===== design/flow/design.v =====
module register_param #(
    parameter BIT_LENGTH = 2048
) (
    input clk, rst,
    input load,
    input [BIT_LENGTH - 1 : 0] parIn,
    output reg [BIT_LENGTH - 1 : 0] parOut
);
    always@(posedge clk, posedge rst) begin
        if (rst == 1)
            parOut <= 0;
        else begin
            if (load == 1)
                parOut <= parIn;
        end
    end
endmodule
module adder #(
    parameter BIT_LENGTH = 32
) (
    input signed [BIT_LENGTH - 1 : 0] in1, in2,
    input mode,  
    output signed [BIT_LENGTH - 1 : 0] out
);
    assign out = (mode == 1) ? (in1 + in2) : (in1 - in2);
endmodule
module upCounterRE #(
    parameter BIT_LENGTH = 16
) (
    input clk, rst,
    input init_cnt, en_cnt,
    output reg [BIT_LENGTH - 1 : 0] count
);
    always @(posedge clk, posedge rst) begin
        if (rst == 1)
            count <= 0;
        else begin
            if (init_cnt == 1)
                count <= 0;
            else if (en_cnt == 1)
                count <= count + 1;
        end
    end
endmodule
module cordic_linear_DP #(
    parameter FLOAT_SIZE = 24,
    parameter INT_SIZE = 8
) (
    input clk, rst,
    input signed [INT_SIZE + FLOAT_SIZE - 1:0] x, y, z,
    input mode,
    input loadX, loadY, loadZ,loadMode,
    input sel_input, adder_mode,
    input init_cnt, en_cnt,
    output signed [INT_SIZE + FLOAT_SIZE - 1:0] x_out, y_out, z_out,
    output co, phi
);
    wire signed [INT_SIZE + FLOAT_SIZE - 1:0] y_in, z_in;
    wire signed [INT_SIZE + FLOAT_SIZE - 1:0] out_adder_y, out_adder_z;
    assign y_in = (sel_input == 1) ? y : out_adder_y; 
    assign z_in = (sel_input == 1) ? z : out_adder_z; 
    register_param #(.BIT_LENGTH(INT_SIZE + FLOAT_SIZE)) X_Reg(
        .clk(clk),
        .rst(rst),
        .load(loadX),
        .parIn(x),
        .parOut(x_out)
    );
    register_param #(.BIT_LENGTH(INT_SIZE + FLOAT_SIZE)) Y_Reg(
        .clk(clk),
        .rst(rst),
        .load(loadY),
        .parIn(y_in),
        .parOut(y_out)
    );
    register_param #(.BIT_LENGTH(INT_SIZE + FLOAT_SIZE)) Z_Reg(
        .clk(clk),
        .rst(rst),
        .load(loadZ),
        .parIn(z_in),
        .parOut(z_out)
    );
    wire mode_val;
    register_param #(.BIT_LENGTH(1)) M_Reg(
        .clk(clk),
        .rst(rst),
        .load(loadMode),
        .parIn(mode),
        .parOut(mode_val)
    );
    wire [$clog2(FLOAT_SIZE) : 0] iter;
    upCounterRE #(.BIT_LENGTH($clog2(FLOAT_SIZE) + 1)) Iter_Count(
        .clk(clk),
        .rst(rst),
        .init_cnt(init_cnt),
        .en_cnt(en_cnt),
        .count(iter)
    );
    assign co = (iter == (FLOAT_SIZE)) ? 1'b1 : 1'b0;
    wire signed [INT_SIZE + FLOAT_SIZE - 1:0] x_shift, one, one_shift;
    assign x_shift = x >>> iter;
    assign one = { {(INT_SIZE-1){1'b0}}, 1'b1, {(FLOAT_SIZE){1'b0}} }; 
    assign one_shift = one >>> iter;
    adder #(.BIT_LENGTH(INT_SIZE + FLOAT_SIZE)) Y_Adder(
        .in1(y_out),
        .in2(x_shift),
        .mode(adder_mode),
        .out(out_adder_y)
    );
    adder #(.BIT_LENGTH(INT_SIZE + FLOAT_SIZE)) Z_Adder(
        .in1(z_out),
        .in2(one_shift),
        .mode(~adder_mode),
        .out(out_adder_z)
    );
    wire phi_rotate, phi_vector; 
    assign phi_rotate = (z_out[INT_SIZE + FLOAT_SIZE - 1] == 1) ? 1'b0 : 1'b1;
    assign phi_vector = (y_out[INT_SIZE + FLOAT_SIZE - 1] == 1) ? 1'b1 : 1'b0;
    assign phi = (mode_val == 1) ? phi_vector : phi_rotate;
endmodule
module cordic_linear_CU (
    input clk, rst,
    input start,
    input co, phi,
    output reg loadX, loadY, loadZ,loadMode,
    output reg sel_input, adder_mode,
    output reg init_cnt, en_cnt,
    output reg done
);
    parameter [1:0] IDLE = 0, INIT = 1, CALC = 2, DONE = 3;
    reg [1:0] ps, ns;
    always @(ps, start, co) begin
        case (ps)
            IDLE: ns = (start == 1) ? INIT : IDLE;
            INIT: ns = (start == 1 ) ? INIT : CALC;
            CALC: ns = (co == 1) ? DONE : CALC;
            DONE: ns = IDLE;
            default: ns = IDLE;
        endcase
    end
    always @(ps, phi) begin
        loadX = 0;
        loadY = 0;
        loadZ = 0;
        loadMode = 0;
        sel_input = 0;
        adder_mode = 0;
        init_cnt = 0;
        en_cnt = 0;
        done = 0;
        case (ps)
            IDLE: ;
            INIT: begin
                init_cnt = 1;
                loadX = 1;
                loadY = 1;
                loadZ = 1;
                loadMode = 1;
                sel_input = 1;
            end
            CALC: begin
                adder_mode = phi;
                en_cnt = 1;
                sel_input = 0;
                loadY = 1;
                loadZ = 1;
            end 
            DONE: done = 1;
            default: ;
        endcase
    end
    always @(posedge clk or posedge rst) begin
        if (rst == 1)
            ps <= IDLE;
        else 
            ps <= ns;
    end
endmodule
module cordic_linear #(
    parameter FLOAT_SIZE = 24,
    parameter INT_SIZE = 8
) (
    input clk, rst,
    input start,
    input signed [INT_SIZE + FLOAT_SIZE - 1:0] x, y, z,
    input mode,
    output signed [INT_SIZE + FLOAT_SIZE - 1:0] x_out, y_out, z_out,
    output done
);
    wire loadX, loadY, loadZ, loadMode;
    wire sel_input, adder_mode;
    wire init_cnt, en_cnt;
    wire co, phi;
    cordic_linear_DP #(.FLOAT_SIZE(FLOAT_SIZE), .INT_SIZE(INT_SIZE)) DP (
        .clk(clk),
        .rst(rst),
        .x(x),
        .y(y),
        .z(z),
        .mode(mode),
        .loadX(loadX),
        .loadY(loadY),
        .loadZ(loadZ),
        .loadMode(loadMode),
        .sel_input(sel_input),
        .adder_mode(adder_mode),
        .init_cnt(init_cnt),
        .en_cnt(en_cnt),
        .x_out(x_out),
        .y_out(y_out),
        .z_out(z_out),
        .co(co),
        .phi(phi)
    );
    cordic_linear_CU CU (
        .clk(clk),
        .rst(rst),
        .start(start),
        .co(co),
        .phi(phi),
        .loadX(loadX),
        .loadY(loadY),
        .loadZ(loadZ),
        .loadMode(loadMode),
        .sel_input(sel_input),
        .adder_mode(adder_mode),
        .init_cnt(init_cnt),
        .en_cnt(en_cnt),
        .done(done)
    );
endmodule
module reciprocal_float_DP (
    input clk, rst,
    input [31:0] x,
    input loadE, loadM, loadS,
    input selE, start_cordic,
    output [31:0] out,
    output done_cordic, zero_flag
);
    wire [7:0] E_val, E_in;
    wire [7:0] out_sub, E_reg_in;
    assign E_in = x[30:23];
    register_param #(.BIT_LENGTH(8)) E_Reg(
        .clk(clk),
        .rst(rst),
        .load(loadE),
        .parIn(E_reg_in),
        .parOut(E_val)
    );
    wire [22:0] M_val, M_in;
    assign M_in = x[22:0];
    register_param #(.BIT_LENGTH(23)) M_Reg(
        .clk(clk),
        .rst(rst),
        .load(loadM),
        .parIn(M_in),
        .parOut(M_val)
    );
    wire S_val, S_in;
    assign S_in = x[31];
    register_param #(.BIT_LENGTH(1)) S_Reg(
        .clk(clk),
        .rst(rst),
        .load(loadS),
        .parIn(S_in),
        .parOut(S_val)
    );
    assign E_reg_in = (selE == 1) ? E_in : out_sub;
    wire frac_zero;
    assign frac_zero = ~(|M_val);
    wire cin;
    assign cin = (frac_zero == 1) ? 1'b1 : 1'b0;
    assign out_sub = $unsigned(8'd253) - $unsigned(E_val) + cin;
    localparam FLOAT_SIZE = 24;
    localparam INT_SIZE = 2;
    wire signed [INT_SIZE + FLOAT_SIZE - 1:0] x_in, z, y;
    assign y = { {(INT_SIZE-1){1'b0}}, 1'b1, {(FLOAT_SIZE){1'b0}} };  
    assign z = {(INT_SIZE + FLOAT_SIZE){1'b0}};  
    assign x_in = { 2'b01, M_val, 1'b0};
    wire mode;
    assign mode = 1'b1;  
    wire signed [INT_SIZE + FLOAT_SIZE - 1:0] x_out, y_out, z_out;
    cordic_linear #(.FLOAT_SIZE(FLOAT_SIZE), .INT_SIZE(INT_SIZE)) Cordic_core(
        .clk(clk),
        .rst(rst),
        .start(start_cordic),
        .x(x_in),
        .y(y),
        .z(z),
        .mode(mode),
        .x_out(x_out),
        .y_out(y_out),
        .z_out(z_out),
        .done(done_cordic)
    );
    assign out = {S_val, E_val, z_out[22:0] };
    wire exp_zero;
    assign exp_zero = ~(|E_val);
    assign zero_flag = exp_zero && frac_zero;
endmodule
module reciprocal_float_CU (
    input clk, rst,
    input start,
    input done_cordic, zero_input,
    output reg loadE, loadM, loadS,
    output reg selE, start_cordic,
    output reg done, zero_flag
);
    parameter [2:0] IDLE = 0, INIT = 1, EXP = 2, CALC = 3, ZERO = 4;
    reg [2:0] ps, ns;
    always @(ps, start, zero_input, done_cordic) begin
        case (ps)
            IDLE: ns = (start == 1) ? INIT : IDLE;
            INIT: ns = (start == 1) ? INIT : EXP;
            EXP: ns = (zero_input == 1) ? ZERO : CALC;
            CALC: ns = (done_cordic == 1) ? IDLE : CALC;
            ZERO: ns = IDLE; 
            default: ns = IDLE;
        endcase
    end
    always @(ps, done_cordic, zero_input) begin
        loadE = 0;
        loadM = 0;
        loadS = 0;
        selE = 0;
        start_cordic = 0;
        done = 0;
        zero_flag = 0;
        case (ps)
            IDLE: ;
            INIT: begin
                selE = 1;
                loadE = 1;
                loadM = 1;
                loadS = 1;
            end 
            EXP: begin
                loadE = 1;
                start_cordic = ~zero_input;  
            end
            CALC: done = done_cordic;
            ZERO: begin
                done = 1;
                zero_flag = 1;
            end
            default: ;
        endcase
    end
    always @(posedge clk or posedge rst) begin
        if (rst == 1)
            ps <= IDLE;
        else 
            ps <= ns;
    end
endmodule
module reciprocal_float(
    input clk, rst,
    input start,
    input [31:0] x,
    output [31:0] out,
    output done, zero_flag
);
    wire loadE, loadM, loadS;
    wire selE, start_cordic;
    wire done_cordic, zero_input;
    reciprocal_float_DP DP (
        .clk(clk),
        .rst(rst),
        .x(x),
        .loadE(loadE),
        .loadM(loadM),
        .loadS(loadS),
        .selE(selE),
        .start_cordic(start_cordic),
        .out(out),
        .done_cordic(done_cordic),
        .zero_flag(zero_input)
    );
    reciprocal_float_CU CU (
        .clk(clk),
        .rst(rst),
        .start(start),
        .done_cordic(done_cordic),
        .zero_input(zero_input),
        .loadE(loadE),
        .loadM(loadM),
        .loadS(loadS),
        .selE(selE),
        .start_cordic(start_cordic),
        .done(done),
        .zero_flag(zero_flag)
    );
endmodule

===== design/flow/constraint.sdc =====
create_clock -name core_clock -period 11.0 [get_ports {clk}]
set_input_delay 2.2000 -clock core_clock [delete_from_list [all_inputs] [get_ports {clk}]]
set_output_delay 2.2000 -clock core_clock [all_outputs]
set_load 0.01 [all_outputs]

===== design/flow/run.sh =====
#!/bin/bash
# the make line also repeats each setting of config.mk as NAME=value (left out here)
make -C /OpenROAD-flow-scripts/flow DESIGN_CONFIG=/design/flow/config.mk WORK_HOME=/design/flow/orfs CLKGATE_MAP_FILE= finish

===== design/flow/config.mk =====
export PLATFORM = sky130hd
export DESIGN_NAME = reciprocal_float
export DESIGN_NICKNAME = reciprocal_float
export VERILOG_FILES = /design/flow/design.v
export SDC_FILE = /design/flow/constraint.sdc
export NUM_CORES = 4
export LEC_CHECK = 0
export CAP_MARGIN = 20
export CELL_PAD_IN_SITES_GLOBAL_PLACEMENT = 1
export CORE_ASPECT_RATIO = 0.7
export CORE_MARGIN = 2
export CORE_UTILIZATION = 40
export GPL_ROUTABILITY_DRIVEN = 0
export MIN_ROUTING_LAYER = met2
export SLEW_MARGIN = 10

==> metrics.txt, run 1 <==
# HELP chip_impl_metric Metrics from one implementation run
# TYPE chip_impl_metric gauge
chip_impl_info{name="outcome",value="no timing/DRC/antenna violations"} 1
chip_impl_info{name="cts_root_buffer",value="clkbuf_16"} 1
chip_impl_metric{name="chip_area",unit="µm²"} 24200
chip_impl_metric{name="avgViaCountPerCell",unit=""} 7.97
chip_impl_metric{name="sw_frac_of_total",unit="%"} 32.0
chip_impl_metric{name="dr.first_iter.drc_count",unit=""} 1280
chip_impl_metric{name="row_count",unit=""} 46
chip_impl_metric{name="fill_cell_total_of_the_finished_layout",unit=""} 2278
chip_impl_metric{name="postRouteWirelength",unit="mm"} 26.5
chip_impl_info{name="timing.critical_path.from",value="DP.Cordic_core.DP.Iter_Count.count[0]"} 1
chip_impl_metric{name="pwr-share-comb",unit="%"} 21.1
chip_impl_info{name="critical-path-top-delay-family",value="AND-OR/OR-AND gates"} 1
chip_impl_metric{name="fin_tns_setup",unit="ps"} 0
chip_impl_info{name="logic_family",value="AND-OR/OR-AND gates"} 1
chip_impl_metric{name="grtUsageMet3",unit="%"} 50.8
chip_impl_metric{name="powerComb",unit="µW"} 201
chip_impl_metric{name="clock_tree.htree_level_count",unit=""} 3
chip_impl_metric{name="fin_util",unit="%"} 45.3
chip_impl_info{name="cp_slowest_cell",value="a222oi_1"} 1
chip_impl_info{name="critPathMostFrequentCell",value="o41ai_1"} 1
chip_impl_metric{name="synth_top_area_share",unit="%"} 26.8
chip_impl_metric{name="cell_area_power_density",unit="nW/µm²"} 93.0
chip_impl_metric{name="hpwlAfterDp",unit="mm"} 18.7
chip_impl_info{name="timing.hold.worst_endpoint",value="DP.Cordic_core.DP.Y_Reg.parOut[18]"} 1
chip_impl_metric{name="ys_sh_xor",unit="%"} 6.69
chip_impl_metric{name="ir_worst_vdd",unit="mV"} 0.0727
chip_impl_metric{name="wire_per_inst",unit="µm"} 18.9
chip_impl_info{name="worst_r2r_startpoint",value="DP.Cordic_core.DP.Iter_Count.count[0]"} 1
chip_impl_info{name="class_of_the_most_critical_setup_path",value="reg2reg"} 1
chip_impl_metric{name="gr-usage-met1",unit="%"} 0
chip_impl_metric{name="wire_length_of_the_first_global_routing_pass",unit="mm"} 42.5
chip_impl_metric{name="finish.net_count",unit=""} 1178
chip_impl_info{name="crit_path_start_kind",value="flip-flop"} 1
chip_impl_metric{name="portBuffers",unit=""} 68
chip_impl_metric{name="dr_total_vias",unit=""} 11200
chip_impl_info{name="clock_tree_from_tritoncts",value="yes"} 1
chip_impl_metric{name="cp.required",unit="ps"} 11250
chip_impl_info{name="hp-start",value="DP.Cordic_core.DP.Y_Reg.parOut[18]"} 1
chip_impl_info{name="worstSetupEndpoint",value="DP.Cordic_core.DP.Y_Reg.parOut[25]"} 1
chip_impl_metric{name="p_sw",unit="µW"} 304
chip_impl_metric{name="grt-ovfl-total",unit=""} 0
chip_impl_metric{name="yosys.cell_types.count",unit=""} 78
chip_impl_info{name="r2r-end",value="DP.Cordic_core.DP.Y_Reg.parOut[25]"} 1
chip_impl_info{name="yosys-top-cells-count",value="nand2_1, o21ai_0, dfrtp_1"} 1
chip_impl_metric{name="mappedNetlistArea",unit="µm²"} 9160
chip_impl_info{name="top_power_group",value="sequential cells"} 1
chip_impl_metric{name="async_reset_ff_share",unit="%"} 100
chip_impl_metric{name="fa_ha_area_share",unit="%"} 9.04
chip_impl_metric{name="achievable-frequency",unit="MHz"} 154
chip_impl_metric{name="ys_sh_mux",unit="%"} 12.1
chip_impl_metric{name="fp_util",unit="%"} 40.6
chip_impl_metric{name="warning_count",unit=""} 34
chip_impl_metric{name="seq_power_share",unit="%"} 43.8
chip_impl_metric{name="setup_viol",unit=""} 0
chip_impl_metric{name="clock_pin_slew_on_the_worst_setup_and_hold_paths",unit="ps"} 80
chip_impl_metric{name="synth_compound_gate_area_share",unit="%"} 22.1
chip_impl_metric{name="clock_power_share",unit="%"} 35.1
chip_impl_metric{name="clk_path_buf_depth",unit=""} 2
chip_impl_metric{name="edf_count",unit=""} 0
chip_impl_metric{name="critPathBufInv",unit=""} 1
chip_impl_metric{name="yosys_warnings",unit=""} 7
chip_impl_metric{name="synth.cellmix.simpleShare",unit="%"} 16.8
chip_impl_metric{name="internal_pwr_total",unit="µW"} 647
chip_impl_metric{name="cts_post_setup_buffers_inserted",unit=""} 0
chip_impl_metric{name="power_attributed_to_sequential_cells",unit="µW"} 417
chip_impl_metric{name="grt_use_met2",unit="%"} 37.4
chip_impl_metric{name="postLayoutSetupSlackWorst",unit="ps"} 4530
chip_impl_metric{name="cts.sink_count",unit=""} 100
chip_impl_info{name="hold_class",value="reg2reg"} 1
chip_impl_info{name="synthDominantAreaCellType",value="dfrtp_1"} 1
chip_impl_info{name="top_cells_by_area",value="dfrtp_1, ha_1, o21ai_0"} 1
chip_impl_metric{name="fin_crit",unit="ps"} 6470
chip_impl_metric{name="grtUsageTotal",unit="%"} 34.4
chip_impl_metric{name="cp.arrival",unit="ps"} 6720
chip_impl_metric{name="antenna_violating_nets_post_route",unit=""} 0
chip_impl_metric{name="power.leakage",unit="µW"} 0.00426
chip_impl_metric{name="chipHeight",unit="µm"} 131
chip_impl_metric{name="grt_antenna_before_repair",unit=""} 1
chip_impl_metric{name="detailedPlace.worstSlack",unit="ps"} 4780
chip_impl_metric{name="cycle_use_final",unit="%"} 58.9
chip_impl_metric{name="grt_max_degree",unit=""} 68
chip_impl_metric{name="critical_path_cell_count",unit=""} 18
chip_impl_info{name="crit_path_end_kind",value="flip-flop"} 1
chip_impl_metric{name="timing.reg2reg.setup_slack",unit="ps"} 4530
chip_impl_metric{name="remaining_drc_errors",unit=""} 0
chip_impl_metric{name="rr_worst_depth",unit=""} 18
chip_impl_metric{name="slew-limit-headroom",unit="%"} 40.3
chip_impl_metric{name="number_of_instances_on_the_worst_hold_path",unit=""} 2
chip_impl_metric{name="worstPathMaxFanout",unit=""} 33
chip_impl_metric{name="cts_buffers",unit=""} 9
chip_impl_metric{name="dr.pass1.iters",unit=""} 8
chip_impl_info{name="crit_chain",value="buf_4 -> mux4_2 -> mux2_2 -> a222oi_1 -> nand4_1 -> or4_1 -> o41ai_1 -> xnor2_1 -> ha_1 -> a21o_1 -> a22o_1 -> o41ai_1 -> o21ai_0 -> a21oi_1 -> o31ai_1 -> and4_1 -> a2111oi_2 -> nand3_1"} 1
chip_impl_info{name="grt_most_used_layer",value="met3"} 1
chip_impl_metric{name="slew_viol_final",unit=""} 0
chip_impl_metric{name="syn_avg_cell_area",unit="µm²"} 8.59
chip_impl_metric{name="cap_viol_max_count",unit=""} 0
chip_impl_metric{name="clockNetworkPower",unit="µW"} 334
chip_impl_metric{name="first_global_vias",unit=""} 12200
chip_impl_metric{name="final_cell_area",unit="µm²"} 10200
chip_impl_metric{name="finalHoldViolations",unit=""} 0
chip_impl_metric{name="hold_slack",unit="ps"} 487
chip_impl_metric{name="area_delta_synth_final",unit="%"} 11.6
chip_impl_metric{name="finClkSkew",unit="ps"} 8.59
chip_impl_info{name="setup_repair_after_global_routing_missed_its_margin",value="no"} 1
chip_impl_metric{name="cts_hold_buffers",unit=""} 0
chip_impl_metric{name="die-width",unit="µm"} 185
chip_impl_metric{name="post_cts_resized",unit=""} 0
chip_impl_metric{name="area.sequential",unit="µm²"} 2500
chip_impl_metric{name="syn_inst",unit=""} 1067
chip_impl_metric{name="final-comb-area",unit="µm²"} 6120
chip_impl_metric{name="syn_nets",unit=""} 1167
chip_impl_metric{name="clk_latency",unit="ps"} 370
chip_impl_info{name="primary_flip_flop_cell_chosen_by_synthesis_mapping",value="dfrtp_1"} 1
chip_impl_metric{name="synth_flop_count",unit=""} 100
chip_impl_metric{name="max_stage_delay",unit="ps"} 760
chip_impl_metric{name="yosys.stat.seqShare",unit="%"} 27.3
chip_impl_metric{name="yosys-stat-cells",unit=""} 1067
chip_impl_metric{name="design.core.area",unit="µm²"} 22600
chip_impl_metric{name="placedInstanceArea",unit="µm²"} 9910
chip_impl_info{name="top_cell",value="nand2_1"} 1
chip_impl_metric{name="yosys_area",unit="µm²"} 9160
chip_impl_metric{name="num_io_pins",unit=""} 69
chip_impl_metric{name="timing_worst_slew_pin_value",unit="ps"} 895
## area by class of cell
cell class	instances	share of cell area, %
diodes	5	0.122
clock inverters	6	0.538
well taps	312	3.82
multi-input cells	855	59.9
flip-flops and latches	100	24.5
repair buffers	82	7.66
inverters	30	1.13
clock buffers	10	2.34
## metrics by stage
step | power [µW] | std cells
floorplan | 545 | 1067
global placement | 619 | 1378
detailed placement | 617 | 1378
CTS | 954 | 1394
global route | 1000 | 1400
finish | 951 | 1400
## metal layers
layer,wire (µm),vias to the layer above
li1,-,3872
met1,0,4039
met2,12900,3021
met3,11900,218
met4,1640,4
met5,63,-
==> run 2, diff against run 1 <==
Settings changed: CELL_PAD_IN_SITES_GLOBAL_PLACEMENT 1 to default, CORE_ASPECT_RATIO 0.7 to default, CORE_UTILIZATION 40 to 66, GPL_ROUTABILITY_DRIVEN 0 to default, MIN_ROUTING_LAYER met2 to default, SLEW_MARGIN 10 to 20.
Clock period 11.0 ns to 4.55 ns, I/O delays scaled along.
==> run 2 against run 1 <==
The run now fails in global routing (5_1_grt). Die area shrank 39%. Synthesized cell count stayed put. Synthesized area did not move.
==> metrics.txt, run 2 <==
# HELP chip_impl_metric Yosys and OpenROAD flow results
# TYPE chip_impl_metric gauge
chip_impl_metric{name="row_count",unit=""} 43
chip_impl_info{name="logic_family",value="AND-OR/OR-AND gates"} 1
chip_impl_metric{name="yosys.stat.seqShare",unit="%"} 27.3
chip_impl_info{name="primary_flip_flop_cell_chosen_by_synthesis_mapping",value="dfrtp_1"} 1
chip_impl_metric{name="clk_path_buf_depth",unit=""} 2
chip_impl_metric{name="fp_util",unit="%"} 66.8
chip_impl_metric{name="yosys_area",unit="µm²"} 9160
chip_impl_info{name="outcome",value="aborted with a tool error"} 1
chip_impl_metric{name="syn_nets",unit=""} 1167
chip_impl_metric{name="ys_sh_xor",unit="%"} 6.69
chip_impl_metric{name="die-width",unit="µm"} 122
chip_impl_metric{name="chipHeight",unit="µm"} 122
chip_impl_metric{name="placedInstanceArea",unit="µm²"} 11500
chip_impl_metric{name="cts_hold_buffers",unit=""} 0
chip_impl_metric{name="edf_count",unit=""} 0
chip_impl_metric{name="placer_congestion",unit=""} 0.961
chip_impl_info{name="yosys-top-cells-count",value="nand2_1, o21ai_0, dfrtp_1"} 1
chip_impl_metric{name="num_io_pins",unit=""} 69
chip_impl_metric{name="dpl_cells",unit=""} 1473
chip_impl_info{name="top_cell",value="nand2_1"} 1
chip_impl_metric{name="syn_avg_cell_area",unit="µm²"} 8.59
chip_impl_metric{name="mappedNetlistArea",unit="µm²"} 9160
chip_impl_metric{name="async_reset_ff_share",unit="%"} 100
chip_impl_metric{name="yosys_warnings",unit=""} 7
chip_impl_metric{name="syn_inst",unit=""} 1067
chip_impl_info{name="cts_root_buffer",value="clkbuf_16"} 1
chip_impl_info{name="stage_where_the_flow_stopped",value="global routing (5_1_grt)"} 1
chip_impl_metric{name="hpwlAfterDp",unit="mm"} 20.2
chip_impl_info{name="synthDominantAreaCellType",value="dfrtp_1"} 1
chip_impl_metric{name="design.core.area",unit="µm²"} 13700
chip_impl_metric{name="synth_flop_count",unit=""} 100
chip_impl_info{name="top_cells_by_area",value="dfrtp_1, ha_1, o21ai_0"} 1
chip_impl_metric{name="clock_tree.htree_level_count",unit=""} 3
chip_impl_metric{name="cts_buffers",unit=""} 9
chip_impl_metric{name="grt-ovfl-total",unit=""} 86
chip_impl_metric{name="chip_area",unit="µm²"} 14800
chip_impl_metric{name="synth.cellmix.simpleShare",unit="%"} 16.8
chip_impl_info{name="run.stop_error",value="[ERROR GRT-0232] Routing congestion too high. Check the congestion heatmap in the GUI."} 1
chip_impl_metric{name="grtUsageTotal",unit="%"} 79.3
chip_impl_metric{name="synth_compound_gate_area_share",unit="%"} 22.1
chip_impl_metric{name="yosys.cell_types.count",unit=""} 78
chip_impl_metric{name="ys_sh_mux",unit="%"} 12.1
chip_impl_metric{name="cts.sink_count",unit=""} 100
chip_impl_metric{name="yosys-stat-cells",unit=""} 1067
chip_impl_metric{name="synth_top_area_share",unit="%"} 26.8
chip_impl_metric{name="portBuffers",unit=""} 68
chip_impl_metric{name="fa_ha_area_share",unit="%"} 9.04
run 2: repair_timing:
| action | 4_1_cts |
|---|---|
| buffers inserted | 51 |
| setup endpoints to repair | 23 |
| gates resized | 80 |
| pin swaps | 44 |
run 2: per-layer routing:
layer,global-route usage [%],GRT overflow
met3,60.8,4
met5,14.9,0
met2,97.4,41
met4,85.4,41
met1,78.7,0
run 2: metrics by stage:
stage / util, % / worst slack [ps]
2_1_floorplan: - / -624
4_1_cts: 91.4 / -732
3_3_place_gp: 84.1 / -645
3_5_place_dp: 84.1 / -837
==> run 3, diff against run 2 <==
Settings changed: CORE_UTILIZATION 66 to 65, SETUP_SLACK_MARGIN from default to -0.35.
Clock period 4.55 ns to 4.87 ns, I/O delays scaled along.
==> run 3 against run 2 <==
Now fails the layout checks on setup timing. Die area is 1.5% higher. Synthesized area stayed put. Synthesized cell count stayed put.
==> metrics.txt, run 3 <==
# HELP chip_impl_metric Metrics from one implementation run
# TYPE chip_impl_metric gauge
chip_impl_info{name="outcome",value="complete, but fails checks"} 1
chip_impl_info{name="so.violations",value="setup timing"} 1
chip_impl_metric{name="synth_flop_count",unit=""} 100
chip_impl_metric{name="row_count",unit=""} 43
chip_impl_info{name="top_cells_by_area",value="dfrtp_1, ha_1, o21ai_0"} 1
chip_impl_metric{name="antenna_cells_inserted",unit=""} 0
chip_impl_metric{name="rr_worst_depth",unit=""} 20
chip_impl_metric{name="clk_latency",unit="ps"} 380
chip_impl_metric{name="p_sw",unit="µW"} 734
chip_impl_info{name="yosys-top-cells-count",value="nand2_1, o21ai_0, dfrtp_1"} 1
chip_impl_metric{name="antenna_violating_nets_post_route",unit=""} 0
chip_impl_metric{name="powerComb",unit="µW"} 614
chip_impl_metric{name="yosys_area",unit="µm²"} 9160
chip_impl_metric{name="cell_area_power_density",unit="nW/µm²"} 203
chip_impl_metric{name="postLayoutSetupSlackWorst",unit="ps"} -887
chip_impl_metric{name="postRouteWirelength",unit="mm"} 27.9
chip_impl_metric{name="yosys.stat.seqShare",unit="%"} 27.3
chip_impl_metric{name="finish.net_count",unit=""} 1357
chip_impl_metric{name="internal_pwr_total",unit="µW"} 1620
chip_impl_metric{name="cts_hold_buffers",unit=""} 0
chip_impl_metric{name="chipHeight",unit="µm"} 123
chip_impl_metric{name="synth_top_area_share",unit="%"} 26.8
chip_impl_metric{name="dr.pass1.iters",unit=""} 6
chip_impl_metric{name="fa_ha_area_share",unit="%"} 9.04
chip_impl_metric{name="grt_max_degree",unit=""} 68
chip_impl_metric{name="mappedNetlistArea",unit="µm²"} 9160
chip_impl_metric{name="wire_per_inst",unit="µm"} 19.3
chip_impl_info{name="cts_root_buffer",value="clkbuf_16"} 1
chip_impl_metric{name="dr.first_iter.drc_count",unit=""} 949
chip_impl_info{name="crit_path_start_kind",value="flip-flop"} 1
chip_impl_metric{name="dr_total_vias",unit=""} 9229
chip_impl_metric{name="power.leakage",unit="µW"} 0.00519
chip_impl_metric{name="seq_power_share",unit="%"} 39.5
chip_impl_metric{name="clock_power_share",unit="%"} 34.4
chip_impl_info{name="top_cell",value="nand2_1"} 1
chip_impl_metric{name="avgViaCountPerCell",unit=""} 6.40
chip_impl_metric{name="synth_compound_gate_area_share",unit="%"} 22.1
chip_impl_metric{name="yosys.cell_types.count",unit=""} 78
chip_impl_metric{name="cts_buffers",unit=""} 9
chip_impl_info{name="crit_path_end_kind",value="flip-flop"} 1
chip_impl_metric{name="critical_path_cell_count",unit=""} 20
chip_impl_info{name="top_power_group",value="sequential cells"} 1
chip_impl_metric{name="num_io_pins",unit=""} 69
chip_impl_info{name="clock_tree_from_tritoncts",value="yes"} 1
chip_impl_metric{name="fill_cell_total_of_the_finished_layout",unit=""} 868
chip_impl_info{name="critical-path-top-delay-family",value="simple AND/OR/NAND/NOR gates"} 1
chip_impl_info{name="crit_chain",value="buf_12 -> mux4_2 -> mux2_2 -> a222oi_1 -> nand4_1 -> buf_4 -> or4_4 -> or2_4 -> nor2_2 -> nor2_1 -> xnor2_1 -> ha_1 -> a211o_1 -> or4_4 -> o21ai_2 -> o31ai_1 -> buf_4 -> a211oi_1 -> a2111oi_4 -> nand3_1"} 1
chip_impl_metric{name="dpl_cells",unit=""} 1413
chip_impl_metric{name="hold_slack",unit="ps"} 492
chip_impl_metric{name="slew-limit-headroom",unit="%"} 43.5
chip_impl_metric{name="syn_avg_cell_area",unit="µm²"} 8.59
chip_impl_metric{name="worstPathMaxFanout",unit=""} 19
chip_impl_metric{name="slew_viol_final",unit=""} 0
chip_impl_metric{name="total_power",unit="µW"} 2350
chip_impl_metric{name="clk_path_buf_depth",unit=""} 2
chip_impl_info{name="cp_slowest_cell",value="a222oi_1"} 1
chip_impl_metric{name="syn_inst",unit=""} 1067
chip_impl_info{name="primary_flip_flop_cell_chosen_by_synthesis_mapping",value="dfrtp_1"} 1
chip_impl_metric{name="yosys_warnings",unit=""} 7
chip_impl_metric{name="finClkSkew",unit="ps"} 13.1
chip_impl_metric{name="grtUsageTotal",unit="%"} 37.3
chip_impl_metric{name="number_of_instances_on_the_worst_hold_path",unit=""} 2
chip_impl_metric{name="ys_sh_mux",unit="%"} 12.1
chip_impl_info{name="worstSetupEndpoint",value="DP.Cordic_core.DP.Y_Reg.parOut[25]"} 1
chip_impl_metric{name="detailedPlace.worstSlack",unit="ps"} -585
chip_impl_metric{name="cp.arrival",unit="ps"} 6070
chip_impl_metric{name="finalHoldViolations",unit=""} 0
chip_impl_metric{name="clock_tree.htree_level_count",unit=""} 3
chip_impl_metric{name="chip_area",unit="µm²"} 15100
chip_impl_metric{name="remaining_drc_errors",unit=""} 0
chip_impl_metric{name="clock_pin_slew_on_the_worst_setup_and_hold_paths",unit="ps"} 90
chip_impl_metric{name="timing.reg2reg.setup_slack",unit="ps"} -890
chip_impl_metric{name="yosys-stat-cells",unit=""} 1067
chip_impl_info{name="timing.critical_path.from",value="DP.Cordic_core.DP.Iter_Count.count[1]"} 1
chip_impl_metric{name="hpwlAfterDp",unit="mm"} 19.3
chip_impl_info{name="r2r-end",value="DP.Cordic_core.DP.Y_Reg.parOut[25]"} 1
chip_impl_metric{name="ir_worst_vdd",unit="mV"} 0.179
chip_impl_info{name="synthDominantAreaCellType",value="dfrtp_1"} 1
chip_impl_metric{name="wire_length_of_the_first_global_routing_pass",unit="mm"} 43.8
chip_impl_metric{name="critPathBufInv",unit=""} 3
chip_impl_metric{name="power_attributed_to_sequential_cells",unit="µW"} 929
chip_impl_metric{name="grt-ovfl-total",unit=""} 0
chip_impl_metric{name="fin_crit",unit="ps"} 5760
chip_impl_metric{name="max_stage_delay",unit="ps"} 570
chip_impl_metric{name="sw_frac_of_total",unit="%"} 31.2
chip_impl_metric{name="async_reset_ff_share",unit="%"} 100
chip_impl_metric{name="grt_antenna_before_repair",unit=""} 0
chip_impl_info{name="worst_r2r_startpoint",value="DP.Cordic_core.DP.Iter_Count.count[1]"} 1
chip_impl_info{name="setup_repair_after_global_routing_missed_its_margin",value="yes"} 1
chip_impl_info{name="logic_family",value="AND-OR/OR-AND gates"} 1
chip_impl_metric{name="setup_viol",unit=""} 17
chip_impl_metric{name="area_delta_synth_final",unit="%"} 26.7
chip_impl_metric{name="cycle_use_final",unit="%"} 118
chip_impl_metric{name="edf_count",unit=""} 0
chip_impl_metric{name="fp_util",unit="%"} 66.3
chip_impl_info{name="hold_class",value="reg2reg"} 1
chip_impl_metric{name="cts.sink_count",unit=""} 100
chip_impl_metric{name="synth.cellmix.simpleShare",unit="%"} 16.8
chip_impl_metric{name="portBuffers",unit=""} 68
chip_impl_metric{name="warning_count",unit=""} 38
chip_impl_metric{name="cap_viol_max_count",unit=""} 0
chip_impl_metric{name="achievable-frequency",unit="MHz"} 174
chip_impl_metric{name="first_global_vias",unit=""} 8919
chip_impl_metric{name="pwr-share-comb",unit="%"} 26.1
chip_impl_metric{name="finish.cell_count_without_fillers",unit=""} 1442
chip_impl_metric{name="die-width",unit="µm"} 123
chip_impl_metric{name="placer_congestion",unit=""} 0.958
chip_impl_metric{name="design.core.area",unit="µm²"} 13800
chip_impl_metric{name="ys_sh_xor",unit="%"} 6.69
chip_impl_info{name="hp-start",value="DP.Cordic_core.DP.Y_Reg.parOut[4]"} 1
chip_impl_info{name="timing.hold.worst_endpoint",value="DP.Cordic_core.DP.Y_Reg.parOut[4]"} 1
chip_impl_info{name="class_of_the_most_critical_setup_path",value="reg2reg"} 1
chip_impl_metric{name="cp.required",unit="ps"} 5180
chip_impl_metric{name="fin_tns_setup",unit="ps"} -8300
chip_impl_metric{name="timing_worst_slew_pin_value",unit="ps"} 845
chip_impl_metric{name="clockNetworkPower",unit="µW"} 810
chip_impl_metric{name="syn_nets",unit=""} 1167
==> run 3: what timing repair did <==
action | CTS | global route
endpoints found under the hold margin | 0 | 0
gates resized | 15 | 22
setup buffers | 8 | 10
setup endpoints to repair | 2 | 14
pin swaps | 16 | 22
==> run 3: layout make-up <==
cell class	count	area [µm²]	area share, %
Tap cell	180	225	1.94
Sequential cell	100	2510	21.6
Clock inverter	7	103	0.884
Multi-Input combinational cell	855	6260	54.0
Timing Repair Buffer	261	2170	18.7
Inverter	30	115	0.992
Clock buffer	9	225	1.94
==> run 3: through the flow <==
| stage | utilization [%] | area, µm² |
|---|---|---|
| after floorplan | - | 9180 |
| after CTS | 83.0 | 11500 |
| after global placement | 79.9 | 11100 |
| final | 83.9 | 11600 |
| after detailed placement | 79.9 | 11100 |
| after global routing | 83.9 | 11600 |
==> run 3: metal layers <==
metal,GRT usage [%],share of wire [%]
met5,0,0
met4,16.2,4.3
met3,7.57,7.0
met2,64.2,50
met1,45.0,39
==> run 4, diff against run 3 <==
Settings changed: ABC_AREA from default to 1, CAP_MARGIN 20 to 0, CORE_ASPECT_RATIO from default to 1.35, CORE_UTILIZATION 65 to 72, CTS_CLUSTER_DIAMETER from default to 59, MAX_ROUTING_LAYER from default to met5, PLACE_DENSITY from default to 0.65, TNS_END_PERCENT from default to 35.
Clock period 4.87 ns to 3.6 ns, I/O delays scaled along.
==> run 4 against run 3 <==
The flow now stops in clock tree synthesis (4_1_cts). Synthesized area grew 2.8%. Synthesized cell count rose by 37%. Die area shrank 6.9%.
==> metrics.txt, run 4 <==
# HELP chip_impl_metric Yosys and OpenROAD flow results
# TYPE chip_impl_metric gauge
chip_impl_info{name="outcome",value="aborted with a tool error"} 1
chip_impl_info{name="stage_where_the_flow_stopped",value="clock tree synthesis (4_1_cts)"} 1
chip_impl_info{name="run.stop_error",value="[ERROR DPL-0038] Utilization greater than 100%, impossible to legalize"} 1
chip_impl_metric{name="syn_avg_cell_area",unit="µm²"} 6.46
chip_impl_info{name="top_cells_by_area",value="dfrtp_1, nand2_1, ha_1"} 1
chip_impl_metric{name="row_count",unit=""} 48
chip_impl_metric{name="yosys-stat-cells",unit=""} 1458
chip_impl_metric{name="yosys_warnings",unit=""} 7
chip_impl_info{name="logic_family",value="simple AND/OR/NAND/NOR gates"} 1
chip_impl_metric{name="placer_congestion",unit=""} 1.11
chip_impl_metric{name="num_io_pins",unit=""} 69
chip_impl_metric{name="design.core.area",unit="µm²"} 12800
chip_impl_metric{name="fa_ha_area_share",unit="%"} 8.80
chip_impl_metric{name="portBuffers",unit=""} 68
chip_impl_info{name="primary_flip_flop_cell_chosen_by_synthesis_mapping",value="dfrtp_1"} 1
chip_impl_metric{name="yosys_area",unit="µm²"} 9420
chip_impl_metric{name="ys_sh_mux",unit="%"} 0
chip_impl_metric{name="synth_top_area_share",unit="%"} 26.0
chip_impl_metric{name="syn_inst",unit=""} 1458
chip_impl_info{name="yosys-top-cells-count",value="nand2_1, inv_1, nand3_1"} 1
chip_impl_metric{name="syn_nets",unit=""} 1558
chip_impl_metric{name="detailedPlace.worstSlack",unit="ps"} -940
chip_impl_info{name="top_cell",value="nand2_1"} 1
chip_impl_metric{name="yosys.stat.seqShare",unit="%"} 26.6
chip_impl_metric{name="synth_compound_gate_area_share",unit="%"} 14.4
chip_impl_metric{name="ys_sh_xor",unit="%"} 5.02
chip_impl_metric{name="chip_area",unit="µm²"} 14000
chip_impl_metric{name="hpwlAfterDp",unit="mm"} 30.3
chip_impl_metric{name="fp_util",unit="%"} 73.6
chip_impl_metric{name="yosys.cell_types.count",unit=""} 50
chip_impl_metric{name="synth_flop_count",unit=""} 100
chip_impl_metric{name="mappedNetlistArea",unit="µm²"} 9420
chip_impl_metric{name="chipHeight",unit="µm"} 137
chip_impl_metric{name="async_reset_ff_share",unit="%"} 100
chip_impl_metric{name="synth.cellmix.simpleShare",unit="%"} 35.0
chip_impl_metric{name="edf_count",unit=""} 0
chip_impl_info{name="synthDominantAreaCellType",value="dfrtp_1"} 1
chip_impl_metric{name="die-width",unit="µm"} 102
-- run 4: per-stage QoR --
step / cells / util (%) / cell area, µm² / setup TNS, ps / total power, µW
2_1_floorplan: 1458 / - / 9420 / -914 / 1980
3_5_place_dp: 1898 / 93.5 / 12000 / -20360 / 2720
3_3_place_gp: 1898 / 93.5 / 12000 / -4780 / 2580
==> run 5, diff against run 4 <==
Settings changed: ABC_AREA 1 to default, CAP_MARGIN 0 to 20, CORE_ASPECT_RATIO 1.35 to 0.73, CORE_UTILIZATION 72 to 19, CTS_CLUSTER_DIAMETER 59 to 166, CTS_CLUSTER_SIZE from default to 100, SETUP_SLACK_MARGIN -0.35 to -1.06.
Clock period 3.6 ns to 11.4 ns, I/O delays scaled along.
==> run 5 against run 4 <==
The run now finishes clean. Synthesized area decreased by 2.7%. Die area rose to 3.6 times the previous value. Synthesized cell count decreased by 27%.
==> metrics.txt, run 5 <==
# HELP chip_impl_metric Metrics from one implementation run
# TYPE chip_impl_metric gauge
chip_impl_info{name="logic_family",value="AND-OR/OR-AND gates"} 1
chip_impl_metric{name="ys_sh_mux",unit="%"} 12.1
chip_impl_metric{name="finalHoldViolations",unit=""} 0
chip_impl_metric{name="mappedNetlistArea",unit="µm²"} 9160
chip_impl_metric{name="grt_antenna_before_repair",unit=""} 0
chip_impl_metric{name="design.core.area",unit="µm²"} 47500
chip_impl_metric{name="hpwlAfterDp",unit="mm"} 19.6
chip_impl_metric{name="fa_ha_area_share",unit="%"} 9.04
chip_impl_metric{name="syn_nets",unit=""} 1167
chip_impl_info{name="timing.critical_path.from",value="DP.Cordic_core.DP.Iter_Count.count[0]"} 1
chip_impl_metric{name="slew-limit-headroom",unit="%"} 34.3
chip_impl_metric{name="die-width",unit="µm"} 261
chip_impl_metric{name="ir_worst_vdd",unit="mV"} 0.0712
chip_impl_metric{name="fin_crit",unit="ps"} 6220
chip_impl_info{name="cp_slowest_cell",value="or4_1"} 1
chip_impl_metric{name="synth_top_area_share",unit="%"} 26.8
chip_impl_metric{name="antenna_cells_inserted",unit=""} 0
chip_impl_metric{name="fin_util",unit="%"} 22.3
chip_impl_metric{name="grt-ovfl-total",unit=""} 0
chip_impl_info{name="cts_root_buffer",value="clkbuf_16"} 1
chip_impl_metric{name="num_io_pins",unit=""} 69
chip_impl_info{name="outcome",value="no timing/DRC/antenna violations"} 1
chip_impl_info{name="setup_repair_after_global_routing_missed_its_margin",value="no"} 1
chip_impl_info{name="top_cell",value="nand2_1"} 1
chip_impl_info{name="timing.hold.worst_endpoint",value="DP.Cordic_core.DP.Y_Reg.parOut[0]"} 1
chip_impl_metric{name="timing.reg2reg.setup_slack",unit="ps"} 5180
chip_impl_metric{name="postRouteWirelength",unit="mm"} 26.1
chip_impl_metric{name="critical_path_cell_count",unit=""} 22
chip_impl_metric{name="yosys.cell_types.count",unit=""} 78
chip_impl_metric{name="cts_hold_buffers",unit=""} 0
chip_impl_metric{name="power_attributed_to_sequential_cells",unit="µW"} 398
chip_impl_metric{name="setup_viol",unit=""} 0
chip_impl_metric{name="cycle_use_final",unit="%"} 54.5
chip_impl_metric{name="cap_viol_max_count",unit=""} 0
chip_impl_metric{name="placer_congestion",unit=""} 0.897
chip_impl_info{name="critPathMostFrequentCell",value="ha_1"} 1
chip_impl_metric{name="cp.arrival",unit="ps"} 6470
chip_impl_metric{name="post_cts_resized",unit=""} 0
chip_impl_metric{name="achievable-frequency",unit="MHz"} 161
chip_impl_metric{name="warning_count",unit=""} 33
chip_impl_metric{name="cp.required",unit="ps"} 11650
chip_impl_metric{name="avgViaCountPerCell",unit=""} 4.74
chip_impl_info{name="top_cells_by_area",value="dfrtp_1, ha_1, o21ai_0"} 1
chip_impl_metric{name="powerComb",unit="µW"} 194
chip_impl_metric{name="synth.cellmix.simpleShare",unit="%"} 16.8
chip_impl_info{name="clock_tree_from_tritoncts",value="yes"} 1
chip_impl_metric{name="finish.net_count",unit=""} 1176
chip_impl_metric{name="wire_length_of_the_first_global_routing_pass",unit="mm"} 42.3
chip_impl_metric{name="seq_power_share",unit="%"} 43.8
chip_impl_info{name="crit_chain",value="buf_4 -> inv_1 -> ha_1 -> and3b_1 -> a31oi_1 -> a211o_1 -> o211a_1 -> ha_1 -> nand2_1 -> or4_1 -> o41ai_1 -> xnor2_1 -> ha_1 -> a21o_1 -> a22o_1 -> o41ai_1 -> o21ai_0 -> a21oi_1 -> o31ai_1 -> and4_1 -> a2111oi_2 -> nand3_1"} 1
chip_impl_metric{name="max_stage_delay",unit="ps"} 660
chip_impl_metric{name="clock_pin_slew_on_the_worst_setup_and_hold_paths",unit="ps"} 70
chip_impl_metric{name="fin_tns_setup",unit="ps"} 0
chip_impl_metric{name="clock_power_share",unit="%"} 34.9
chip_impl_metric{name="finish.cell_count_without_fillers",unit=""} 1711
chip_impl_info{name="worst_r2r_startpoint",value="DP.Cordic_core.DP.Iter_Count.count[0]"} 1
chip_impl_metric{name="critPathBufInv",unit=""} 2
chip_impl_metric{name="cts_buffers",unit=""} 9
chip_impl_metric{name="dr_total_vias",unit=""} 8102
chip_impl_metric{name="fp_util",unit="%"} 19.3
chip_impl_metric{name="detailedPlace.worstSlack",unit="ps"} 5260
chip_impl_metric{name="clockNetworkPower",unit="µW"} 317
chip_impl_metric{name="yosys.stat.seqShare",unit="%"} 27.3
chip_impl_info{name="primary_flip_flop_cell_chosen_by_synthesis_mapping",value="dfrtp_1"} 1
chip_impl_metric{name="worstPathMaxFanout",unit=""} 33
chip_impl_metric{name="ys_sh_xor",unit="%"} 6.69
chip_impl_metric{name="timing_worst_slew_pin_value",unit="ps"} 981
chip_impl_metric{name="dr.first_iter.drc_count",unit=""} 708
chip_impl_metric{name="number_of_instances_on_the_worst_hold_path",unit=""} 2
chip_impl_info{name="critical-path-top-delay-family",value="AND-OR/OR-AND gates"} 1
chip_impl_metric{name="yosys-stat-cells",unit=""} 1067
chip_impl_metric{name="clk_latency",unit="ps"} 370
chip_impl_metric{name="remaining_drc_errors",unit=""} 0
chip_impl_metric{name="cell_area_power_density",unit="nW/µm²"} 85.8
chip_impl_metric{name="dr.pass1.iters",unit=""} 5
chip_impl_metric{name="internal_pwr_total",unit="µW"} 629
chip_impl_metric{name="async_reset_ff_share",unit="%"} 100
chip_impl_info{name="worstSetupEndpoint",value="DP.Cordic_core.DP.Y_Reg.parOut[25]"} 1
chip_impl_metric{name="pwr-share-comb",unit="%"} 21.4
chip_impl_metric{name="area_delta_synth_final",unit="%"} 15.7
chip_impl_metric{name="synth_flop_count",unit=""} 100
chip_impl_metric{name="clock_tree.htree_level_count",unit=""} 3
chip_impl_metric{name="sw_frac_of_total",unit="%"} 30.9
chip_impl_info{name="synthDominantAreaCellType",value="dfrtp_1"} 1
chip_impl_metric{name="antenna_violating_nets_post_route",unit=""} 0
chip_impl_metric{name="dpl_cells",unit=""} 1695
chip_impl_metric{name="clk_path_buf_depth",unit=""} 2
chip_impl_metric{name="syn_avg_cell_area",unit="µm²"} 8.59
chip_impl_metric{name="yosys_area",unit="µm²"} 9160
chip_impl_metric{name="grtUsageTotal",unit="%"} 10.5
chip_impl_metric{name="edf_count",unit=""} 0
chip_impl_info{name="yosys-top-cells-count",value="nand2_1, o21ai_0, dfrtp_1"} 1
chip_impl_metric{name="cts.sink_count",unit=""} 100
chip_impl_metric{name="rr_worst_depth",unit=""} 22
chip_impl_metric{name="cts_post_setup_buffers_inserted",unit=""} 0
chip_impl_metric{name="finClkSkew",unit="ps"} 13.1
chip_impl_metric{name="p_sw",unit="µW"} 281
chip_impl_metric{name="wire_per_inst",unit="µm"} 15.3
chip_impl_metric{name="grt_max_degree",unit=""} 74
chip_impl_metric{name="total_power",unit="µW"} 910
chip_impl_metric{name="first_global_vias",unit=""} 7537
chip_impl_metric{name="slew_viol_final",unit=""} 0
chip_impl_info{name="crit_path_end_kind",value="flip-flop"} 1
chip_impl_metric{name="chip_area",unit="µm²"} 50000
chip_impl_metric{name="power.leakage",unit="µW"} 0.00425
chip_impl_metric{name="syn_inst",unit=""} 1067
chip_impl_metric{name="portBuffers",unit=""} 68
chip_impl_info{name="hold_class",value="reg2reg"} 1
chip_impl_info{name="r2r-end",value="DP.Cordic_core.DP.Y_Reg.parOut[25]"} 1
chip_impl_metric{name="chipHeight",unit="µm"} 192
chip_impl_metric{name="yosys_warnings",unit=""} 7
chip_impl_info{name="class_of_the_most_critical_setup_path",value="reg2reg"} 1
chip_impl_metric{name="synth_compound_gate_area_share",unit="%"} 22.1
chip_impl_info{name="crit_path_start_kind",value="flip-flop"} 1
chip_impl_metric{name="postLayoutSetupSlackWorst",unit="ps"} 5180
chip_impl_metric{name="row_count",unit=""} 68
chip_impl_info{name="hp-start",value="DP.Cordic_core.DP.Y_Reg.parOut[0]"} 1
chip_impl_info{name="top_power_group",value="sequential cells"} 1
[run 5: cell type report]
class	instances	area, µm²
inverters	30	115
fillers	5140	36900
clock buffers	11	253
repair buffers	80	774
multi-input cells	855	6130
well taps	630	788
clock inverters	5	41.3
flip-flops and latches	100	2500
[run 5: per-layer routing]
layer / part of all wire, % / vias up / track usage [%] / wire (µm)
li1: - / 3920 / - / -
met1: 49 / 3836 / 15.8 / 12900
met2: 41 / 306 / 14.8 / 10800
met3: 7.6 / 40 / 2.49 / 1990
met4: 1.7 / 0 / 2.53 / 439
met5: 0 / - / 0 / 0
[run 5: metrics by stage]
stage               hold WS, ps  instance area, µm²
global placement            460               10300
finish                      482               10600
global route                508               10600
detailed placement          469               10300
floorplan                   443                9160
CTS                         484               10600
==> run 6, diff against run 5 <==
Settings changed: CORE_ASPECT_RATIO 0.73 to default, CORE_UTILIZATION 19 to 72, CTS_CLUSTER_DIAMETER 166 to 358, CTS_CLUSTER_SIZE 100 to 32, MAX_ROUTING_LAYER met5 to default, PLACE_DENSITY 0.65 to 0.66, SETUP_SLACK_MARGIN -1.06 to default, TNS_END_PERCENT 35 to 5.
Clock period 11.4 ns to 5.14 ns, I/O delays scaled along.
==> run 6 against run 5 <==
The flow now stops in global routing (5_1_grt). Synthesized area unchanged. Synthesized cell count stayed put. Die area decreased by 73%.
==> metrics.txt, run 6 <==
# HELP chip_impl_metric Yosys and OpenROAD flow results
# TYPE chip_impl_metric gauge
chip_impl_metric{name="cts_hold_buffers",unit=""} 0
chip_impl_metric{name="cts_buffers",unit=""} 9
chip_impl_metric{name="synth.cellmix.simpleShare",unit="%"} 16.8
chip_impl_metric{name="yosys_warnings",unit=""} 7
chip_impl_metric{name="fa_ha_area_share",unit="%"} 9.04
chip_impl_metric{name="synth_top_area_share",unit="%"} 26.8
chip_impl_metric{name="chipHeight",unit="µm"} 117
chip_impl_metric{name="clk_path_buf_depth",unit=""} 2
chip_impl_metric{name="num_io_pins",unit=""} 69
chip_impl_metric{name="grt-ovfl-total",unit=""} 5
chip_impl_metric{name="synth_flop_count",unit=""} 100
chip_impl_metric{name="cts.sink_count",unit=""} 100
chip_impl_metric{name="hpwlAfterDp",unit="mm"} 19.0
chip_impl_metric{name="syn_inst",unit=""} 1067
chip_impl_metric{name="edf_count",unit=""} 0
chip_impl_info{name="primary_flip_flop_cell_chosen_by_synthesis_mapping",value="dfrtp_1"} 1
chip_impl_metric{name="syn_nets",unit=""} 1167
chip_impl_metric{name="syn_avg_cell_area",unit="µm²"} 8.59
chip_impl_metric{name="yosys_area",unit="µm²"} 9160
chip_impl_info{name="stage_where_the_flow_stopped",value="global routing (5_1_grt)"} 1
chip_impl_info{name="cts_root_buffer",value="clkbuf_16"} 1
chip_impl_metric{name="fp_util",unit="%"} 73.2
chip_impl_info{name="synthDominantAreaCellType",value="dfrtp_1"} 1
chip_impl_info{name="yosys-top-cells-count",value="nand2_1, o21ai_0, dfrtp_1"} 1
chip_impl_metric{name="die-width",unit="µm"} 117
chip_impl_metric{name="placer_congestion",unit=""} 0.982
chip_impl_metric{name="yosys.stat.seqShare",unit="%"} 27.3
chip_impl_info{name="outcome",value="aborted with a tool error"} 1
chip_impl_metric{name="placedInstanceArea",unit="µm²"} 10400
chip_impl_metric{name="ys_sh_mux",unit="%"} 12.1
chip_impl_info{name="top_cells_by_area",value="dfrtp_1, ha_1, o21ai_0"} 1
chip_impl_metric{name="clock_tree.htree_level_count",unit=""} 3
chip_impl_metric{name="synth_compound_gate_area_share",unit="%"} 22.1
chip_impl_metric{name="async_reset_ff_share",unit="%"} 100
chip_impl_metric{name="ys_sh_xor",unit="%"} 6.69
chip_impl_info{name="logic_family",value="AND-OR/OR-AND gates"} 1
chip_impl_metric{name="portBuffers",unit=""} 68
chip_impl_metric{name="chip_area",unit="µm²"} 13600
chip_impl_metric{name="mappedNetlistArea",unit="µm²"} 9160
chip_impl_metric{name="grtUsageTotal",unit="%"} 65.4
chip_impl_info{name="run.stop_error",value="[ERROR GRT-0232] Routing congestion too high. Check the congestion heatmap in the GUI."} 1
chip_impl_metric{name="row_count",unit=""} 41
chip_impl_metric{name="design.core.area",unit="µm²"} 12500
chip_impl_metric{name="yosys.cell_types.count",unit=""} 78
chip_impl_info{name="top_cell",value="nand2_1"} 1
chip_impl_metric{name="detailedPlace.worstSlack",unit="ps"} -286
chip_impl_metric{name="yosys-stat-cells",unit=""} 1067
## run 6: per-layer routing
metal / track usage [%] / GRT overflow
met5: 19.6 / 0
met1: 67.2 / 0
met4: 58.5 / 1
met3: 45.4 / 0
met2: 86.6 / 4
## run 6: stage by stage
step	std cells	total power, µW	hold slack [ps]
after floorplan	1067	1170	443
after global placement	1323	1360	456
after detailed placement	1323	1380	478
after CTS	1364	2140	496
## run 6: what timing repair did
item                       CTS
gates resized               33
cloned                       1
buffers inserted            24
hold endpoints to repair     0
setup endpoints to repair    9
pin swaps                   24
==> run 7, diff against run 6 <==
Settings changed: CAP_MARGIN 20 to 25, CELL_PAD_IN_SITES_GLOBAL_PLACEMENT from default to 1, CORE_MARGIN 2 to 4, CORE_UTILIZATION 72 to 65, CTS_CLUSTER_DIAMETER 358 to default, CTS_CLUSTER_SIZE 32 to default, PLACE_DENSITY 0.66 to default, SETUP_SLACK_MARGIN from default to 0.56, TNS_END_PERCENT 5 to default.
Clock period 5.14 ns to 7.62 ns, I/O delays scaled along.
==> run 7 against run 6 <==
Now clean on timing, DRC and antenna. Die area up 18%. Synthesized cell count did not move. Synthesized area did not move.
==> metrics.txt, run 7 <==
# HELP chip_impl_metric Metrics from one implementation run
# TYPE chip_impl_metric gauge
chip_impl_metric{name="yosys_area",unit="µm²"} 9160
chip_impl_info{name="logic_family",value="AND-OR/OR-AND gates"} 1
chip_impl_metric{name="ys_sh_mux",unit="%"} 12.1
chip_impl_metric{name="cts_post_setup_buffers_inserted",unit=""} 0
chip_impl_metric{name="internal_pwr_total",unit="µW"} 938
chip_impl_metric{name="powerComb",unit="µW"} 281
chip_impl_info{name="critPathMostFrequentCell",value="o41ai_1"} 1
chip_impl_metric{name="ir_worst_vdd",unit="mV"} 0.130
chip_impl_info{name="top_cell",value="nand2_1"} 1
chip_impl_metric{name="grt-ovfl-total",unit=""} 0
chip_impl_metric{name="clock_tree.htree_level_count",unit=""} 3
chip_impl_metric{name="row_count",unit=""} 43
chip_impl_metric{name="synth.cellmix.simpleShare",unit="%"} 16.8
chip_impl_metric{name="setup_viol",unit=""} 0
chip_impl_metric{name="yosys.stat.seqShare",unit="%"} 27.3
chip_impl_metric{name="syn_avg_cell_area",unit="µm²"} 8.59
chip_impl_metric{name="achievable-frequency",unit="MHz"} 153
chip_impl_metric{name="grtUsageTotal",unit="%"} 28.5
chip_impl_metric{name="finalHoldViolations",unit=""} 0
chip_impl_info{name="crit_chain",value="buf_4 -> mux4_2 -> mux2_2 -> a222oi_1 -> nand4_1 -> or4_1 -> o41ai_1 -> xnor2_1 -> ha_1 -> a21o_1 -> a22o_1 -> o41ai_1 -> o21ai_0 -> a21oi_1 -> o31ai_1 -> and4_1 -> a2111oi_2 -> nand3_1"} 1
chip_impl_metric{name="num_io_pins",unit=""} 69
chip_impl_metric{name="chipHeight",unit="µm"} 127
chip_impl_metric{name="cts_hold_buffers",unit=""} 0
chip_impl_metric{name="die-width",unit="µm"} 127
chip_impl_metric{name="fa_ha_area_share",unit="%"} 9.04
chip_impl_metric{name="yosys.cell_types.count",unit=""} 78
chip_impl_metric{name="design.core.area",unit="µm²"} 13800
chip_impl_info{name="primary_flip_flop_cell_chosen_by_synthesis_mapping",value="dfrtp_1"} 1
chip_impl_info{name="timing.hold.worst_endpoint",value="DP.Cordic_core.DP.Y_Reg.parOut[7]"} 1
chip_impl_metric{name="cell_area_power_density",unit="nW/µm²"} 134
chip_impl_metric{name="number_of_instances_on_the_worst_hold_path",unit=""} 2
chip_impl_metric{name="syn_inst",unit=""} 1067
chip_impl_metric{name="portBuffers",unit=""} 68
chip_impl_metric{name="area_delta_synth_final",unit="%"} 9.63
chip_impl_info{name="synthDominantAreaCellType",value="dfrtp_1"} 1
chip_impl_metric{name="first_global_vias",unit=""} 7652
chip_impl_info{name="outcome",value="no timing/DRC/antenna violations"} 1
chip_impl_metric{name="mappedNetlistArea",unit="µm²"} 9160
chip_impl_metric{name="ys_sh_xor",unit="%"} 6.69
chip_impl_metric{name="hpwlAfterDp",unit="mm"} 16.8
chip_impl_metric{name="timing.reg2reg.setup_slack",unit="ps"} 1100
chip_impl_metric{name="clk_path_buf_depth",unit=""} 2
chip_impl_metric{name="max_stage_delay",unit="ps"} 960
chip_impl_metric{name="edf_count",unit=""} 0
chip_impl_metric{name="yosys-stat-cells",unit=""} 1067
chip_impl_metric{name="clock_pin_slew_on_the_worst_setup_and_hold_paths",unit="ps"} 80
chip_impl_metric{name="dr.pass1.iters",unit=""} 6
chip_impl_metric{name="clk_latency",unit="ps"} 360
chip_impl_metric{name="fp_util",unit="%"} 66.3
chip_impl_metric{name="grt_antenna_before_repair",unit=""} 0
chip_impl_metric{name="yosys_warnings",unit=""} 7
chip_impl_info{name="setup_repair_after_global_routing_missed_its_margin",value="no"} 1
chip_impl_info{name="yosys-top-cells-count",value="nand2_1, o21ai_0, dfrtp_1"} 1
chip_impl_info{name="top_cells_by_area",value="dfrtp_1, ha_1, o21ai_0"} 1
chip_impl_metric{name="placer_congestion",unit=""} 0.946
chip_impl_metric{name="synth_top_area_share",unit="%"} 26.8
chip_impl_metric{name="cap_viol_max_count",unit=""} 0
chip_impl_metric{name="power.leakage",unit="µW"} 0.00426
chip_impl_info{name="worstSetupEndpoint",value="DP.Cordic_core.DP.Y_Reg.parOut[25]"} 1
chip_impl_info{name="cts_root_buffer",value="clkbuf_16"} 1
chip_impl_metric{name="cts_buffers",unit=""} 9
chip_impl_metric{name="syn_nets",unit=""} 1167
chip_impl_metric{name="async_reset_ff_share",unit="%"} 100
chip_impl_info{name="hold_class",value="reg2reg"} 1
chip_impl_metric{name="cts.sink_count",unit=""} 100
chip_impl_metric{name="chip_area",unit="µm²"} 16100
chip_impl_metric{name="dpl_cells",unit=""} 1245
chip_impl_metric{name="synth_flop_count",unit=""} 100
chip_impl_metric{name="finClkSkew",unit="ps"} 10.5
chip_impl_metric{name="cp.arrival",unit="ps"} 6750
chip_impl_metric{name="synth_compound_gate_area_share",unit="%"} 22.1
[run 7: area by class of cell]
class	count	area, µm²
clock buffers	10	239
clock inverters	6	63.8
fillers	1135	3780
inverters	30	115
multi-input cells	855	6120
flip-flops and latches	100	2510
well taps	180	225
repair buffers	80	771
[run 7: metrics by stage]
stage / hold WS (ps) / cell area [µm²] / worst slack, ps
6_report: 487 / 10000 / 1100
5_1_grt: 505 / 10000 / 596
4_1_cts: 488 / 10000 / 1070
3_5_place_dp: 466 / 9740 / 1130
3_3_place_gp: 458 / 9740 / 1380
2_1_floorplan: 443 / 9160 / 2280
[run 7: timing repair]
item | in CTS | in global routing
endpoints found under the hold margin | 0 | 0
setup endpoints to repair | 0 | 1
resized | 0 | 1
[run 7: metal layers]
layer  global-route usage (%)  vias up  wire length, µm
li1                         -     3910                -
met1                     37.6     3839             9660
met2                     47.1      276            10900
met3                     5.77       71             1300
met4                     9.59        0              756
met5                        0        -                0
Power figures rest on the tool's default switching activity, not on a simulated workload.
